==> flow/design.v (excerpt) <==
module reflex_core (
    input wire clk,                   
    input wire rst_n,                 
    input wire signed [15:0] z_pos,   
    input wire signed [15:0] z_vel,   
    input wire signed [15:0] kp_gain,
    input wire signed [15:0] kd_gain,
    input wire signed [15:0] vel_threshold,  
    output reg signed [15:0] u_out,   
    output reg guardian_active        
);
Size: roughly 81 flip-flops, roughly 99 I/O pins.
clock: 6.26 ns
lec_check: 0
abc_area: 0
cap_margin: 20
core_aspect_ratio: 0.92
core_margin: 2
core_utilization: 72
cts_cluster_diameter: 233
cts_cluster_size: 81
hold_slack_margin: -0.09
max_routing_layer: met4
min_routing_layer: met1
place_density: 0.37
setup_slack_margin: -0.39
slew_margin: 20
run.sh (not shown) runs the stock make flow with config.mk's settings and CLKGATE_MAP_FILE=.
The first run finished with negative setup slack left.
Then changed:
- ABC_AREA: 0 -> not set
- CORE_ASPECT_RATIO: 0.92 -> not set
- CORE_UTILIZATION: 72 -> 40
- CTS_CLUSTER_DIAMETER: 233 -> not set
- CTS_CLUSTER_SIZE: 81 -> not set
- HOLD_SLACK_MARGIN: -0.09 -> not set
- MAX_ROUTING_LAYER: met4 -> not set
- MIN_ROUTING_LAYER: met1 -> not set
- PLACE_DENSITY: 0.37 -> not set
- SETUP_SLACK_MARGIN: -0.39 -> not set
- clock period: 6.26 -> 7.78 ns (I/O delays scaled with it)
=> The new run finished clean. Non-clock buffer count falls by 23. Wire length shrinks by 11%. Final area falls by 1.5%. Die size rises by 78%. Hold slack degrades by 0.047 ns. Setup slack gains 0.62 ns.
Then changed:
- CORE_UTILIZATION: 40 -> 52
- CTS_CLUSTER_SIZE: not set -> 99
- clock period: 7.78 -> 5.93 ns (I/O delays scaled with it)
Result:
- With this change the flow reached the layout checks and failed them: negative setup slack
- clock-buffer cell count stays the same
- design area went up by roughly a tenth
- sequential share of layout area went down by 0.60 points
- critical path depth went up by 4
- cell count stays the same
- clock skew went up by 0.0039 ns
- first-iteration DRC count went up by a few percent
- worst hold slack gains 0.025 ns
- sequential cell count stays the same
Then changed:
- CORE_UTILIZATION: 52 -> 66
- CTS_CLUSTER_SIZE: 99 -> not set
- SETUP_SLACK_MARGIN: not set -> 1.58
- clock period: 5.93 -> 6.47 ns (I/O delays scaled with it)
=> The new run finished but failed the layout checks on negative setup slack; global-route usage came out higher by 9.2 points; non-clock buffer count came out lower by 26; setup slack is better by 0.25 ns; count of clock-buffer cells in the layout does not change; via count increases by a few percent; die size went down by about a fifth; critical path depth came out higher by 1.
Then changed:
- CORE_UTILIZATION: 66 -> 65
- SETUP_SLACK_MARGIN: 1.58 -> -0.38
- clock period: 6.47 -> 3.72 ns (I/O delays scaled with it)
After rerunning: The changed run ran to the end with violations: negative setup slack; final area climbs by about 0.9%; setup slack is worse by 2.1 ns; global-route usage drops by 1.7 points.

========
The RTL this note starts from:
==> flow/design.v <==
module reflex_core (
    input wire clk,                   
    input wire rst_n,                 
    input wire signed [15:0] z_pos,   
    input wire signed [15:0] z_vel,   
    input wire signed [15:0] kp_gain,
    input wire signed [15:0] kd_gain,
    input wire signed [15:0] vel_threshold,  
    output reg signed [15:0] u_out,   
    output reg guardian_active        
);
    reg signed [31:0] p_term;
    reg signed [31:0] d_term;
    reg signed [31:0] raw_sum;
    localparam signed [15:0] MAX_OUT = 16'd2000;   
    localparam signed [15:0] MIN_OUT = -16'd2000;  
    always @(posedge clk or negedge rst_n) begin
        if (!rst_n) begin
            u_out <= 16'd0;
            guardian_active <= 1'b0;
            p_term <= 32'd0;
            d_term <= 32'd0;
        end else begin
            if (($signed(z_vel) > $signed(vel_threshold)) || 
                ($signed(z_vel) < -$signed(vel_threshold))) begin
                guardian_active <= 1'b1;
                d_term <= z_vel * (kd_gain <<< 1); 
            end else begin
                guardian_active <= 1'b0;
                d_term <= z_vel * kd_gain;
            end
            p_term <= z_pos * kp_gain;  
            raw_sum = -(p_term + d_term); 
            if (raw_sum > MAX_OUT) 
                u_out <= MAX_OUT;
            else if (raw_sum < MIN_OUT) 
                u_out <= MIN_OUT;
            else
                u_out <= raw_sum[15:0];  
        end
    end
endmodule
clock: 8.0 ns
lec_check: 0
cap_margin: 20
core_margin: 2
core_utilization: 37
cts_cluster_diameter: 382
cts_cluster_size: 51
hold_slack_margin: -0.08
place_density_lb_addon: 0.14
slew_margin: 20
The starting point finished with timing, DRC and antenna clean.
==> next run, changes <==
Settings changed: CORE_ASPECT_RATIO set to 1.87, CORE_MARGIN 2 to 8, CORE_UTILIZATION 37 to 65, CTS_CLUSTER_DIAMETER 382 to 214, CTS_CLUSTER_SIZE 51 to 100, PLACE_DENSITY_LB_ADDON 0.14 to 0.29, SETUP_SLACK_MARGIN set to -0.78, SLEW_MARGIN 20 to 0, TNS_END_PERCENT set to 35.
What happened: The new run produced a layout that fails on negative setup slack; non-clock buffer count drops by 23; global-route usage climbs by 12 points; clock skew barely changes; final area drops slightly; wire length climbs by a few percent.

========
RTL: the design.v shown in full above, as it stands there.
clock: 7.92 ns
lec_check: 0
abc_area: 0
cap_margin: 0
cell_pad_in_sites_detail_placement: 1
core_aspect_ratio: 1.78
core_margin: 10
core_utilization: 62
cts_cluster_diameter: 233
gpl_routability_driven: 1
gpl_timing_driven: 0
max_routing_layer: met4
min_routing_layer: met2
place_density: 0.89
setup_slack_margin: -0.39
slew_margin: 10
tns_end_percent: 85
The baseline stopped in global routing (5_1_grt).
Next try:
Settings changed: ABC_AREA 0 to default, CAP_MARGIN 0 to 20, CELL_PAD_IN_SITES_DETAIL_PLACEMENT 1 to default, CORE_ASPECT_RATIO 1.78 to default, CORE_MARGIN 10 to 2, CORE_UTILIZATION 62 to 40, CTS_CLUSTER_DIAMETER 233 to default, GPL_ROUTABILITY_DRIVEN 1 to default, GPL_TIMING_DRIVEN 0 to default, MAX_ROUTING_LAYER met4 to default, MIN_ROUTING_LAYER met2 to default, PLACE_DENSITY 0.89 to default, SETUP_SLACK_MARGIN -0.39 to default, SLEW_MARGIN 10 to 20, TNS_END_PERCENT 85 to default.
Clock period 7.92 ns to 8.0 ns, I/O delays scaled along.
=> This time the run went through all stages and came out clean; die area climbs by a quarter to a third; synthesized area stays the same; synthesized cell count is unchanged.
Next try:
Settings changed: CORE_UTILIZATION 40 to 37, CTS_CLUSTER_DIAMETER from default to 214, CTS_CLUSTER_SIZE from default to 100, HOLD_SLACK_MARGIN from default to -0.08, PLACE_DENSITY_LB_ADDON from default to 0.29, SETUP_SLACK_MARGIN from default to -0.78, SLEW_MARGIN 20 to 0.
Clock-buffer cell count came out lower by 2.
Cell area stays flat.
Hold slack improved by 33 ps.
Critical path depth went down by 1.
Global-route usage fell by 1.8 points.
Worst setup slack loses 130 ps.
Register-to-register slack gets worse by 160 ps.
Synthesized area stays the same.
Utilization fell by 3.1 points.

========
Starts from the design.v that is shown in full above.
clock: 4.32 ns
lec_check: 0
abc_area: 1
cap_margin: 20
core_margin: 2
core_utilization: 72
cts_cluster_size: 99
place_density: 0.41
setup_slack_margin: -0.42
slew_margin: 20
tns_end_percent: 5
The baseline died in 5_1_grt.
Edit:
==> flow/config.mk (replaced) <==
export PLATFORM = sky130hd
export DESIGN_NAME = reflex_core
export DESIGN_NICKNAME = reflex_core
export VERILOG_FILES = /design/flow/design.v
export SDC_FILE = /design/flow/constraint.sdc
export NUM_CORES = 4
export LEC_CHECK = 0
export CAP_MARGIN = 20
export CORE_MARGIN = 2
export CORE_UTILIZATION = 52
export SLEW_MARGIN = 20
==> flow/constraint.sdc (replaced) <==
create_clock -name core_clock -period 6.72 [get_ports {clk}]
set_input_delay 1.3440 -clock core_clock [delete_from_list [all_inputs] [get_ports {clk}]]
set_output_delay 1.3440 -clock core_clock [all_outputs]
set_load 0.01 [all_outputs]
After rerunning:
- The changed run ran to the end with violations: setup timing
- area after synthesis fell by 5.7%
- die area is higher by 30%
- synthesized cell count went down by 21%
Edit:
--- a/flow/config.mk
+++ b/flow/config.mk
@@ -9,3 +9,3 @@
 export CORE_MARGIN = 2
-export CORE_UTILIZATION = 52
+export CORE_UTILIZATION = 42
 export SLEW_MARGIN = 20
==> flow/constraint.sdc (replaced) <==
create_clock -name core_clock -period 7.78 [get_ports {clk}]
set_input_delay 1.5560 -clock core_clock [delete_from_list [all_inputs] [get_ports {clk}]]
set_output_delay 1.5560 -clock core_clock [all_outputs]
set_load 0.01 [all_outputs]
After rerunning:
- The new run completed without violations
- die size grows by 23%
- design area drops by 8.0%
- worst hold slack degrades by 0.035 ns
- global-route usage came out lower by 6.8 points
- count of clock-buffer cells in the layout rose by 1
- synthesized area stays the same
- non-clock buffer count goes down by 183
- synthesized cell count is unchanged
- final cell count goes down by 1.6%
Edit:
--- a/flow/config.mk
+++ b/flow/config.mk
@@ -9,3 +9,5 @@
 export CORE_MARGIN = 2
-export CORE_UTILIZATION = 42
+export CORE_UTILIZATION = 68
+export CTS_CLUSTER_SIZE = 99
+export PLACE_DENSITY = 0.41
 export SLEW_MARGIN = 20
==> flow/constraint.sdc (replaced) <==
create_clock -name core_clock -period 6.72 [get_ports {clk}]
set_input_delay 1.3440 -clock core_clock [delete_from_list [all_inputs] [get_ports {clk}]]
set_output_delay 1.3440 -clock core_clock [all_outputs]
set_load 0.01 [all_outputs]
Now the flow reached the layout checks and failed them: setup timing.
Global-route usage increases by 17 points.
Clock-buffer cell count drops by 1.
Via count went up by 12%.
Final area went up by 6.7%.
Routed wire length increases by 26%.
Cell count came out lower by 2.5%.
Setup slack got worse by 0.51 ns.

========
// reflex_core: RTL as listed in full above, without the edits since
clock: 6.32 ns
lec_check: 0
cap_margin: 20
core_margin: 2
core_utilization: 72
cts_cluster_size: 14
place_density_lb_addon: 0.24
slew_margin: 20
The first run ran to the end with violations: setup timing.
==> next run, changes <==
Settings changed: CORE_UTILIZATION 72 to 40, CTS_CLUSTER_SIZE 14 to default, PLACE_DENSITY_LB_ADDON 0.24 to default.
Clock period 6.32 ns to 10.3 ns, I/O delays scaled along.
Outcome:
- The new run completed with no timing, DRC or antenna violations
- non-clock buffer count decreases by 442
- count of clock-buffer cells in the layout does not change
- cell area fell by 15%
==> next run, changes <==
Settings changed: CORE_UTILIZATION 40 to 64, SETUP_SLACK_MARGIN from default to 1.44.
Clock period 10.3 ns to 5.43 ns, I/O delays scaled along.
Effect: Now the flow ran to the end with violations: setup timing. Cell area rose by 23%. Via count rose by 17%. Non-clock buffer count rose by 521. Setup slack loses 2.5 ns. Count of clock-buffer cells in the layout does not change.
==> next run, changes <==
Settings changed: CORE_UTILIZATION 64 to 72, SETUP_SLACK_MARGIN 1.44 to 1.85.
Clock period 5.43 ns to 6.32 ns, I/O delays scaled along.
Effect: The changed run stopped in 5_1_grt, error GRT-0232; synthesized area does not change; die area fell by 11%; synthesized cell count does not change.
==> next run, changes <==
Settings changed: CTS_CLUSTER_DIAMETER from default to 395, PLACE_DENSITY from default to 0.36, SETUP_SLACK_MARGIN 1.85 to -0.39.
Clock period 6.32 ns to 6.47 ns, I/O delays scaled along.
=> Now the flow produced a layout that fails on setup timing. Area after synthesis does not change. Die area is unchanged. Synthesized cell count does not change.
==> next run, changes <==
Settings changed: CORE_UTILIZATION 72 to 71, CTS_CLUSTER_DIAMETER 395 to default, PLACE_DENSITY 0.36 to default, SETUP_SLACK_MARGIN -0.39 to 1.87.
Clock period 6.47 ns to 6.32 ns, I/O delays scaled along.
This time the run failed in 5_1_grt with GRT-0232; die area rose by 1.4%; area after synthesis stays the same; synthesized cell count stays the same.

========
## oak
RTL: the design.v shown in full above, as it stands there.
clock: 8.0 ns
lec_check: 0
abc_area: 1
cap_margin: 20
core_margin: 2
core_utilization: 19
cts_cluster_size: 21
gpl_routability_driven: 0
gpl_timing_driven: 0
place_density: 0.64
setup_slack_margin: 0.71
slew_margin: 20
tns_end_percent: 20
## Diff of input files: pine against oak
Settings: clearing GPL_ROUTABILITY_DRIVEN, which used to be 0; clearing ABC_AREA, which used to be 1; swapping 20 for 35 in TNS_END_PERCENT; putting HOLD_SLACK_MARGIN at 0.26 where nothing was set; swapping 19 for 65 in CORE_UTILIZATION; swapping 0.71 for -0.78 in SETUP_SLACK_MARGIN; swapping 2 for 8 in CORE_MARGIN; swapping 0.64 for 0.62 in PLACE_DENSITY; putting CTS_CLUSTER_DIAMETER at 214 where nothing was set; swapping 20 for 0 in SLEW_MARGIN; clearing GPL_TIMING_DRIVEN, which used to be 0; swapping 21 for 100 in CTS_CLUSTER_SIZE.
Against oak, count of different cell masters after synthesis in pine rose by more than half. Largest net degree at the start of global routing: higher on pine.
Here is what was changed in the inputs of birch compared with pine.
Settings: swapping 8 for 2 in CORE_MARGIN; clearing CTS_CLUSTER_SIZE, which used to be 100; clearing CTS_CLUSTER_DIAMETER, which used to be 214; swapping 0 for 20 in SLEW_MARGIN; clearing SETUP_SLACK_MARGIN, which used to be -0.78; clearing HOLD_SLACK_MARGIN, which used to be 0.26; swapping 65 for 66 in CORE_UTILIZATION; clearing TNS_END_PERCENT, which used to be 35; clearing PLACE_DENSITY, which used to be 0.62; swapping 8.0 for 6.32 in the clock period (ns, I/O delays scaled along).
==> results <==
- birch: flow complete, layout not clean; failing: setup timing
- On worst clock skew, birch and pine are neck and neck.
- For die size, dividing the value from pine by the value from birch gives 1.14.
- In birch, the area growth from synthesis to final layout came out 15 points above the value in pine.
- Pre-CTS setup slack sits lower in birch than in pine.
- NOTE: number of global-route vias before repair in birch exceeds that of pine
- In birch the number of signal-net buffers in the layout turned out about 90% higher than in pine.
- In the tables for birch and pine, number of vias per cell reads higher with birch.
### birch -> maple
Settings: PLACE_DENSITY_LB_ADDON newly set to 0.24; CORE_UTILIZATION changed from 66 to 72; SETUP_SLACK_MARGIN newly set to -0.39; the clock period (ns, I/O delays scaled along) changed from 6.32 to 6.47.
==> comparison <==
- STATUS run=maple STAGES=ALL_DONE FINAL_CHECKS=FAILED CAUSE=setup timing
- [compare] base=birch new=maple: clock-cell share of area has remained practically unchanged; synthesis-to-layout area growth has decreased; logic gate fraction of the total cell area has increased.
- Changes observed in maple relative to birch: final area now sits lower.

========
## v14
Starts from the design.v that is shown in full above.
clock: 7.92 ns
lec_check: 0
abc_area: 0
cap_margin: 20
core_aspect_ratio: 1.31
core_margin: 10
core_utilization: 63
cts_cluster_diameter: 233
cts_cluster_size: 98
hold_slack_margin: 0.15
max_routing_layer: met4
min_routing_layer: met1
setup_slack_margin: -0.39
slew_margin: 20
tns_end_percent: 35
The flow for v14 finished, though final verification flagged setup timing.
Relative to v14, the following input files were edited for v1:
--- a/flow/config.mk
+++ b/flow/config.mk
@@ -9,7 +9,7 @@
 export CAP_MARGIN = 20
-export CORE_ASPECT_RATIO = 1.31
-export CORE_MARGIN = 10
-export CORE_UTILIZATION = 63
+export CORE_ASPECT_RATIO = 0.92
+export CORE_MARGIN = 2
+export CORE_UTILIZATION = 72
 export CTS_CLUSTER_DIAMETER = 233
-export CTS_CLUSTER_SIZE = 98
+export CTS_CLUSTER_SIZE = 51
 export HOLD_SLACK_MARGIN = 0.15
@@ -17,4 +17,4 @@
 export MIN_ROUTING_LAYER = met1
+export PLACE_DENSITY = 0.67
 export SETUP_SLACK_MARGIN = -0.39
 export SLEW_MARGIN = 20
-export TNS_END_PERCENT = 35
==> flow/constraint.sdc <==
create_clock -name core_clock -period 6.71 [get_ports {clk}]
set_input_delay 1.3420 -clock core_clock [delete_from_list [all_inputs] [get_ports {clk}]]
set_output_delay 1.3420 -clock core_clock [all_outputs]
set_load 0.01 [all_outputs]
### Flow results
[v1] flow finished | final checks: failed | reasons: setup timing. v1 vs v14 — first-pass GRT wire length rose about 8%. Changes observed in v1 relative to v14: buffer count excluding the clock tree in the final layout picked up an extra about 22%; die outline width saw an increase; sequential cell count flat; count of fill cells added during filler insertion saw a decrease; data arrival at the endpoint of the critical path fell 760 ps. Relative to v14, the global-route usage of v1 is higher by 13 points. Relative to v14, the routed wire length measured on v1 has increased by more than 10%.
Changes in v28 relative to v1:
--- a/flow/config.mk
+++ b/flow/config.mk
@@ -13,7 +13,7 @@
 export CTS_CLUSTER_DIAMETER = 233
-export CTS_CLUSTER_SIZE = 51
-export HOLD_SLACK_MARGIN = 0.15
+export CTS_CLUSTER_SIZE = 81
+export HOLD_SLACK_MARGIN = -0.09
 export MAX_ROUTING_LAYER = met4
 export MIN_ROUTING_LAYER = met1
-export PLACE_DENSITY = 0.67
+export PLACE_DENSITY = 0.95
 export SETUP_SLACK_MARGIN = -0.39
==> flow/constraint.sdc <==
create_clock -name core_clock -period 6.26 [get_ports {clk}]
set_input_delay 1.2520 -clock core_clock [delete_from_list [all_inputs] [get_ports {clk}]]
set_output_delay 1.2520 -clock core_clock [all_outputs]
set_load 0.01 [all_outputs]
==> results <==
- Seen in the log of v28: GRT-0116 during global routing, after which the run never completed.
- Looking only at placement-stage cell area, and setting everything else aside, the lower value of v1 and v28 goes to v1.
- Diff v28..v1 | die area | unchanged
- Re area after synthesis: no difference whatsoever between v1 and v28.
